==> 11-02 <==
==> flow/design.v <==
module SUBWAY(
    clk,
    rst_n,
    in_valid,
    init,
    in0,
    in1,
    in2,
    in3,
    out_valid,
    out
);
input clk, rst_n;
input in_valid;
input [1:0] init;
input [1:0] in0, in1, in2, in3; 
output reg       out_valid;
output reg [1:0] out;
parameter s_idle = 2'd0;
parameter s_input = 2'd1;
parameter s_cul = 2'd2;
parameter s_output = 2'd3;
genvar NN;
genvar MM;
integer i;
integer j;
parameter IDX = 9;
reg [1:0]current_state;
reg [1:0]next_state;
reg [1:0]init_pos;
reg [5:0]cnt;
reg [1:0]is_road;
reg [1:0] reg_dif;
reg [1:0]move;
wire UorD;
reg reg_UorD;
wire [1:0]dif1;
wire [1:0]dif2;
wire [1:0]dif;
reg [1:0] next_dif;
reg [1:0]next_pos;
reg [1:0]cur_pos;
reg [1:0] next_step[2:0];
wire [1:0]in_wire[3:0];
reg [1:0]in_a[IDX:0];
reg [1:0]in_b[IDX:0];
reg [1:0]in_c[IDX:0];
reg [1:0]in_d[IDX:0];
reg [1:0]out_pipe[54:0];
reg [1:0]road;
always@(posedge clk or negedge rst_n)begin
	if(!rst_n)
        current_state <= s_idle;
    else
        current_state <= next_state;
end
always@(*)begin
	case(current_state)
		s_idle: if(in_valid) next_state = s_input;
				else next_state = s_idle;
		s_input:if (cnt == 6'd7) next_state = s_cul;
				else next_state = s_input;
		s_cul:	if (cnt == 6'd62) next_state = s_output;
				else next_state = s_cul;				
		s_output: if (cnt == 6'd63) next_state = s_idle;
				else next_state = s_output;
		default: next_state = current_state;
	endcase 
end
always @(posedge clk or negedge rst_n) begin
    if(!rst_n)begin
		init_pos <= 2'd0;
    end   
    else
		case(current_state)
			s_idle: if(in_valid)begin
				init_pos <= init;
			end
			default: init_pos <= init_pos;
		endcase
end
always@(posedge clk or negedge rst_n)begin
	if(!rst_n)
        cnt <= 6'b0;
    else
		case(current_state)
			s_idle: cnt <= 6'd0;
			s_input: cnt <= cnt+6'd1;
			s_cul: if(cnt == 6'd62 ) cnt <= 6'd0;
					else cnt <= cnt+6'd1;
			s_output: if(cnt == 6'd63) cnt <= 6'd0;
					else cnt <= cnt+6'd1;
			default: cnt <= cnt;
		endcase
end
always@(posedge clk or negedge rst_n)begin
	if(!rst_n)
        out_valid <= 1'b0;
    else
		case(current_state)
			s_idle: out_valid <= 1'd0;
			s_input: out_valid <= 1'd0;
			s_output: 
				if(cnt == 6'd63) out_valid <= 1'd0;
				else   out_valid <= 1'd1;
			default: out_valid <= 1'd0;
		endcase
end
assign UorD = (cur_pos < road)?1'd0: 1'd1;  
assign dif1 = (cur_pos < road)?road: cur_pos;  
assign dif2 = (cur_pos < road)?cur_pos: road;
assign dif = dif1 - dif2;
always @(posedge clk or negedge rst_n) begin
	if(!rst_n)begin
        reg_UorD <= 2'd0;
    end 
	else begin
		reg_UorD <= UorD;
	end
end
always@(*)begin
	case(cur_pos)
	2'd0: begin
		next_step[0] = 2'b11;
		next_step[1] = in_a[1];
		next_step[2] = in_b[1];
	end
	2'd1: begin
		next_step[0] = in_a[1];
		next_step[1] = in_b[1];
		next_step[2] = in_c[1];
	end
	2'd2: begin
		next_step[0] = in_b[1];
		next_step[1] = in_c[1];
		next_step[2] = in_d[1];
	end
	2'd3: begin
		next_step[0] = in_c[1];
		next_step[1] = in_d[1];
		next_step[2] = 2'b11;
	end
	default: begin
		next_step[0] = in_c[1];
		next_step[1] = in_d[1];
		next_step[2] = 2'b11;
	end
	endcase
end
always@(*)begin
	if (dif != 2'd0) begin
		case(reg_UorD)
		1'd0: 
			case(next_step[2])
			2'd0: move = 2'b01;
			2'd1,
			2'd2,
			2'd3: 
				case(next_step[1])
				2'd0,
				2'd2: move = 2'd0;
				2'd1: move = 2'b11;
				default: move = 2'b0;
				endcase
			default: move = 2'b0;
			endcase
		1'd1: 
			case(next_step[0])
			2'd0: move = 2'b10;
			2'd1,
			2'd2,
			2'd3: 
				case(next_step[1])
				2'd0,
				2'd2: move = 2'd0;
				2'd1: move = 2'b11;
				default: move = 2'b0;
				endcase
			default: move = 2'b0;
			endcase
		default: move = 2'b0;
		endcase
	end
	else begin
		case(next_step[1])
		2'd0,
		2'd2: move = 2'd00;
		2'd1: move = 2'b11;
		default: move = 2'd0;  
		endcase
	end
end
always@(*)begin
	case(cur_pos)
	2'd0:begin
		case (move) 
		2'd1:
			next_pos = 2'd1;
		default:
			next_pos = 2'd0;
		endcase
	end 
	2'd1:begin
		case (move) 
		2'd1:
			next_pos = 2'd2;
		2'd2:
			next_pos = 2'd0;
		default:
			next_pos = 2'd1;
		endcase
	end
	2'd2:begin
		case (move) 
		2'd1:
			next_pos = 2'd3;
		2'd2:
			next_pos = 2'd1;
		default:
			next_pos = 2'd2;
		endcase
	end
	2'd3:begin
		case (move) 
		2'd2:
			next_pos = 2'd2;
		default:
			next_pos = 2'd3;
		endcase
	end
	default:next_pos = cur_pos;
	endcase
end
always@(*)begin
	if (in_b[8] == 2'd0)begin
		is_road = 2'd1;
	end
	else if (in_c[8] == 2'd0)begin
		is_road = 2'd2;
	end
	else if (in_a[8] == 2'd0)begin
		is_road = 2'd0;
	end
	else if (in_d[8] == 2'd0)begin
		is_road = 2'd3;
	end
	else begin
		is_road = 2'd1;
	end
end
always@(posedge clk)begin
	if(!rst_n)begin
        road <= 2'd0;
    end 
	else begin
		case(cnt[2:0])
		3'd0: 
			road <= is_road;
		default: road <= road;
		endcase
	end
end
always @(posedge clk or negedge rst_n) begin
	if(!rst_n)begin
        cur_pos <= 2'd0;
    end 
	else begin
		case(current_state)
		s_idle: cur_pos <= 2'd0;
		s_input: cur_pos <= init_pos;
		s_cul,
		s_output: cur_pos <= next_pos;
		default: cur_pos <= cur_pos;
		endcase
	end
end
always @(posedge clk or negedge rst_n) begin
	if(!rst_n)begin
        out <= 2'd0;
    end 
	else begin
		case(current_state)
		s_idle: out <= 2'd0;
		s_input: out <= 2'd0;
		s_output: 
			if(cnt == 6'd63) out <= 2'd0;
			else out <= out_pipe[0]; 
		default: out <= 2'd0;
		endcase
	end
end
always @(posedge clk or negedge rst_n) begin
	if(!rst_n)begin
		for (i=0; i<55; i=i+1)begin
			out_pipe[i]<=2'd0; 
		end
    end 
	else begin
		case(current_state)
		s_idle: begin
			for (i=0; i<55; i=i+1)begin
				out_pipe[i]<=2'd0; 
			end
		end
		s_output,
		s_cul: begin
			out_pipe[54] <= move;
			for (i=0; i<54; i=i+1)begin
				out_pipe[i]<=out_pipe[i+1]; 
			end
		end
		default: begin
			for (i=0; i<55; i=i+1)begin
				out_pipe[i]<=2'd0; 
			end
		end
		endcase
	end
end
always @(posedge clk or negedge rst_n) begin
    if(!rst_n)begin
        for (i = 0; i<IDX; i=i+1)begin
			in_a[i]<=2'd0;
		end
    end   
    else
		case(current_state)
			s_idle: if(in_valid)begin
						in_a[IDX-1]<=in0;
						for (i = 0; i<IDX-1; i=i+1)begin
							in_a[i]<=in_a[i+1];
						end
					end
					else begin 
						for (i = 0; i<IDX; i=i+1)begin
							in_a[i]<=in_a[i];
						end
					end
			s_input,
			s_cul:if(in_valid)begin
						in_a[IDX-1]<=in0;
						for (i = 0; i<IDX-1; i=i+1)begin
							in_a[i]<=in_a[i+1];
						end
					end
					else begin 
						for (i = 0; i<IDX; i=i+1)begin
							in_a[i]<=in_a[i];
						end
					end
			s_output:begin
				if(in_valid)begin
					in_a[IDX-1]<= in0;
				end
				else begin
					in_a[IDX-1]<= 2'd0;
				end
				for (i = 0; i<IDX-1; i=i+1)begin
					in_a[i]<=in_a[i+1];
				end
			end
			default: begin 
						for (i = 0; i<IDX; i=i+1)begin
							in_a[i]<=in_a[i];
						end
					end
		endcase
end
always @(posedge clk or negedge rst_n) begin
    if(!rst_n)begin
        for (i = 0; i<IDX; i=i+1)begin
			in_b[i]<=2'd0;
		end
    end   
    else
		case(current_state)
			s_idle: if(in_valid)begin
						in_b[IDX-1]<=in1;
						for (i = 0; i<IDX-1; i=i+1)begin
							in_b[i]<=in_b[i+1];
						end
					end
					else begin 
						for (i = 0; i<IDX; i=i+1)begin
							in_b[i]<=in_b[i];
						end
					end
			s_input,
			s_cul:if(in_valid)begin
						in_b[IDX-1]<=in1;
						for (i = 0; i<IDX-1; i=i+1)begin
							in_b[i]<=in_b[i+1];
						end
					end
					else begin 
						for (i = 0; i<IDX; i=i+1)begin
							in_b[i]<=in_b[i];
						end
					end
			s_output:begin
				if(in_valid)begin
					in_b[IDX-1]<= in1;
				end
				else begin
					in_b[IDX-1]<= 2'd0;
				end
				for (i = 0; i<IDX-1; i=i+1)begin
					in_b[i]<=in_b[i+1];
				end
			end
			default: begin 
						for (i = 0; i<IDX; i=i+1)begin
							in_b[i]<=in_b[i];
						end
					end
		endcase
end
always @(posedge clk or negedge rst_n) begin
    if(!rst_n)begin
        for (i = 0; i<IDX; i=i+1)begin
			in_c[i]<=2'd0;
		end
    end   
    else
		case(current_state)
			s_idle: if(in_valid)begin
						in_c[IDX-1]<=in2;
						for (i = 0; i<IDX-1; i=i+1)begin
							in_c[i]<=in_c[i+1];
						end
					end
					else begin 
						for (i = 0; i<IDX; i=i+1)begin
							in_c[i]<=in_c[i];
						end
					end
			s_input,
			s_cul:if(in_valid)begin
						in_c[IDX-1]<=in2;
						for (i = 0; i<IDX-1; i=i+1)begin
							in_c[i]<=in_c[i+1];
						end
					end
					else begin 
						for (i = 0; i<IDX; i=i+1)begin
							in_c[i]<=in_c[i];
						end
					end
			s_output:begin
				if(in_valid)begin
					in_c[IDX-1]<= in2;
				end
				else begin
					in_c[IDX-1]<= 2'd0;
				end
				for (i = 0; i<IDX-1; i=i+1)begin
					in_c[i]<=in_c[i+1];
				end
			end
			default: begin 
						for (i = 0; i<IDX; i=i+1)begin
							in_c[i]<=in_c[i];
						end
					end
		endcase
end
always @(posedge clk or negedge rst_n) begin
    if(!rst_n)begin
        for (i = 0; i<IDX; i=i+1)begin
			in_d[i]<=2'd0;
		end
    end   
    else
		case(current_state)
			s_idle: if(in_valid)begin
						in_d[IDX-1]<=in3;
						for (i = 0; i<IDX-1; i=i+1)begin
							in_d[i]<=in_d[i+1];
						end
					end
					else begin 
						for (i = 0; i<IDX; i=i+1)begin
							in_d[i]<=in_d[i];
						end
					end
			s_input,
			s_cul:if(in_valid)begin
						in_d[IDX-1]<=in3;
						for (i = 0; i<IDX-1; i=i+1)begin
							in_d[i]<=in_d[i+1];
						end
					end
					else begin 
						for (i = 0; i<IDX; i=i+1)begin
							in_d[i]<=in_d[i];
						end
					end
			s_output:begin
				if(in_valid)begin
					in_d[IDX-1]<= in3;
				end
				else begin
					in_d[IDX-1]<= 2'd0;
				end
				for (i = 0; i<IDX-1; i=i+1)begin
					in_d[i]<=in_d[i+1];
				end
			end
			default: begin 
						for (i = 0; i<IDX; i=i+1)begin
							in_d[i]<=in_d[i];
						end
					end
		endcase
end
endmodule
==> flow/run.sh <==
#!/bin/bash
# the make line also repeats each setting of config.mk as NAME=value (left out here)
make -C /OpenROAD-flow-scripts/flow DESIGN_CONFIG=/design/flow/config.mk WORK_HOME=/design/flow/orfs CLKGATE_MAP_FILE= finish
==> flow/config.mk <==
export PLATFORM = sky130hd
export DESIGN_NAME = SUBWAY
export DESIGN_NICKNAME = SUBWAY
export VERILOG_FILES = /design/flow/design.v
export SDC_FILE = /design/flow/constraint.sdc
export NUM_CORES = 4
export LEC_CHECK = 0
export CAP_MARGIN = 20
export CELL_PAD_IN_SITES_DETAIL_PLACEMENT = 1
export CORE_ASPECT_RATIO = 1.96
export CORE_MARGIN = 2
export CORE_UTILIZATION = 42
export CTS_CLUSTER_DIAMETER = 239
export CTS_CLUSTER_SIZE = 98
export PLACE_DENSITY = 0.64
export SETUP_SLACK_MARGIN = 0.15
export SLEW_MARGIN = 20
export TNS_END_PERCENT = 10
==> flow/constraint.sdc <==
create_clock -name core_clock -period 2.5 [get_ports {clk}]
set_input_delay 0.5000 -clock core_clock [delete_from_list [all_inputs] [get_ports {clk}]]
set_output_delay 0.5000 -clock core_clock [all_outputs]
set_load 0.01 [all_outputs]
==> 03-23: changes against 11-02 <==
Settings changed: CELL_PAD_IN_SITES_DETAIL_PLACEMENT 1 to unset, CORE_ASPECT_RATIO 1.96 to unset, CORE_UTILIZATION 42 to 40, CTS_CLUSTER_DIAMETER 239 to unset, CTS_CLUSTER_SIZE 98 to unset, PLACE_DENSITY 0.64 to unset, SETUP_SLACK_MARGIN 0.15 to unset, TNS_END_PERCENT 10 to unset.
==> flow/constraint.sdc (replaced) <==
create_clock -name core_clock -period 2.32 [get_ports {clk}]
set_input_delay 0.4640 -clock core_clock [delete_from_list [all_inputs] [get_ports {clk}]]
set_output_delay 0.4640 -clock core_clock [all_outputs]
set_load 0.01 [all_outputs]
==> 09-11: changes against 11-02 <==
Settings changed: CELL_PAD_IN_SITES_DETAIL_PLACEMENT 1 to unset, CORE_ASPECT_RATIO 1.96 to 0.68, CORE_UTILIZATION 42 to 40, CTS_CLUSTER_DIAMETER 239 to unset, CTS_CLUSTER_SIZE 98 to unset, GPL_ROUTABILITY_DRIVEN set to 0, GPL_TIMING_DRIVEN set to 0, HOLD_SLACK_MARGIN set to 0.26, PLACE_DENSITY 0.64 to 0.73, SETUP_SLACK_MARGIN 0.15 to unset, TNS_END_PERCENT 10 to 65.
==> 04-09: changes against 11-02 <==
Settings changed: CELL_PAD_IN_SITES_DETAIL_PLACEMENT 1 to unset, CORE_ASPECT_RATIO 1.96 to unset, CORE_UTILIZATION 42 to 72, CTS_CLUSTER_DIAMETER 239 to unset, CTS_CLUSTER_SIZE 98 to 25, PLACE_DENSITY 0.64 to unset, SETUP_SLACK_MARGIN 0.15 to unset, TNS_END_PERCENT 10 to unset.
==> flow/constraint.sdc (replaced) <==
create_clock -name core_clock -period 2.27 [get_ports {clk}]
set_input_delay 0.4540 -clock core_clock [delete_from_list [all_inputs] [get_ports {clk}]]
set_output_delay 0.4540 -clock core_clock [all_outputs]
set_load 0.01 [all_outputs]
==> notes <==
09-11 completed with no timing, DRC or antenna violations. 04-09 produced a layout that fails on negative setup slack. 11-02 finished but fails on negative setup slack. 03-23 produced a clean layout.
Die area, lowest first: 04-09, 11-02, 03-23, 09-11.
Between 04-09 and 09-11, the lower clock skew is in 04-09 (gap 0.0060 ns).
Final cell count, lowest first: 04-09, 11-02, 03-23, 09-11.
Sequential power, lowest first: 09-11, 11-02, 03-23, 04-09.
In 09-11 the global-route usage is lower than in 04-09, by 12 points.
First-iteration DRC count: 03-23 is larger than 11-02 (about 20%).
Of 04-09 and 09-11, 09-11 has the higher maximum frequency (gap 2.8%, measured against 09-11).
In 04-09 the combinational power is higher than in 09-11, by 68%.
Register-to-register slack: 04-09 < 11-02 < 03-23 < 09-11.
Via count: 04-09 > 11-02 > 09-11 > 03-23.
==> figures <==
Fraction of area in multi-input gates: 03-23 25.92%; 11-02 26.03%; 04-09 26.56%; 09-11 24.92%
Buffers excl. clock: 03-23 26; 11-02 32; 04-09 41; 09-11 39
Sequential power: 03-23 4.53 mW; 11-02 4.29 mW; 04-09 4.71 mW; 09-11 4.19 mW
Routed wire length: 03-23 10250 µm; 11-02 14180 µm; 04-09 13530 µm; 09-11 11210 µm
Area used by multi-input combinational logic: 03-23 0.002117 mm²; 11-02 0.002142 mm²; 04-09 0.002191 mm²; 09-11 0.002026 mm²
WP data required: 03-23 2.61 ns; 11-02 2.82 ns; 04-09 2.69 ns; 09-11 2.78 ns
Hpwl dp: 03-23 5829 µm; 11-02 7887 µm; 04-09 6262 µm; 09-11 7028 µm
Detailed-route via count: 03-23 3524; 11-02 3748; 04-09 3791; 09-11 3630
Hold Path End: 03-23 out[1]$_DFF_PN0_; 11-02 -; 04-09 -; 09-11 out[0]$_DFF_PN0_
Tool Warnings: 03-23 31; 11-02 29; 04-09 36; 09-11 29
Number of cells on the worst hold path: 03-23 1; 11-02 -; 04-09 -; 09-11 1
Placement-stage worst setup slack: 03-23 -0.04908 ns; 11-02 -0.03702 ns; 04-09 -0.07762 ns; 09-11 0.2001 ns
Register cell area after layout: 03-23 0.004848 mm²; 11-02 0.004851 mm²; 04-09 0.004850 mm²; 09-11 0.004846 mm²
Worst setup endpoint: 03-23 cur_pos[0]$_DFF_PN0_; 11-02 cur_pos[0]$_DFF_PN0_; 04-09 cur_pos[1]$_DFF_PN0_; 09-11 cur_pos[0]$_DFF_PN0_
Status: 03-23 timing/DRC/antenna clean; 11-02 failed layout checks; 04-09 failed layout checks; 09-11 timing/DRC/antenna clean
Layout check failures: 03-23 -; 11-02 negative setup slack; 04-09 negative setup slack; 09-11 -
Leakage component of the power: 03-23 3.865 nW; 11-02 3.900 nW; 04-09 3.943 nW; 09-11 3.882 nW
Logic power comb: 03-23 1.37 mW; 11-02 1.56 mW; 04-09 1.96 mW; 09-11 1.17 mW
Fmax: 03-23 0.4438 GHz; 11-02 0.3833 GHz; 04-09 0.4133 GHz; 09-11 0.4252 GHz
Total net switching power: 03-23 2.236 mW; 11-02 2.364 mW; 04-09 2.599 mW; 09-11 2.081 mW
Met2 track demand over resource: 03-23 18.06%; 11-02 27.53%; 04-09 41.43%; 09-11 20.20%
Floorplan die area: 03-23 0.01864 mm²; 11-02 0.01784 mm²; 04-09 0.01057 mm²; 09-11 0.01866 mm²
Register-to-register path setup slack: 03-23 0.07 ns; 11-02 -0.11 ns; 04-09 -0.15 ns; 09-11 0.15 ns
No activity file was given, so power comes from the tool's default toggle rates.
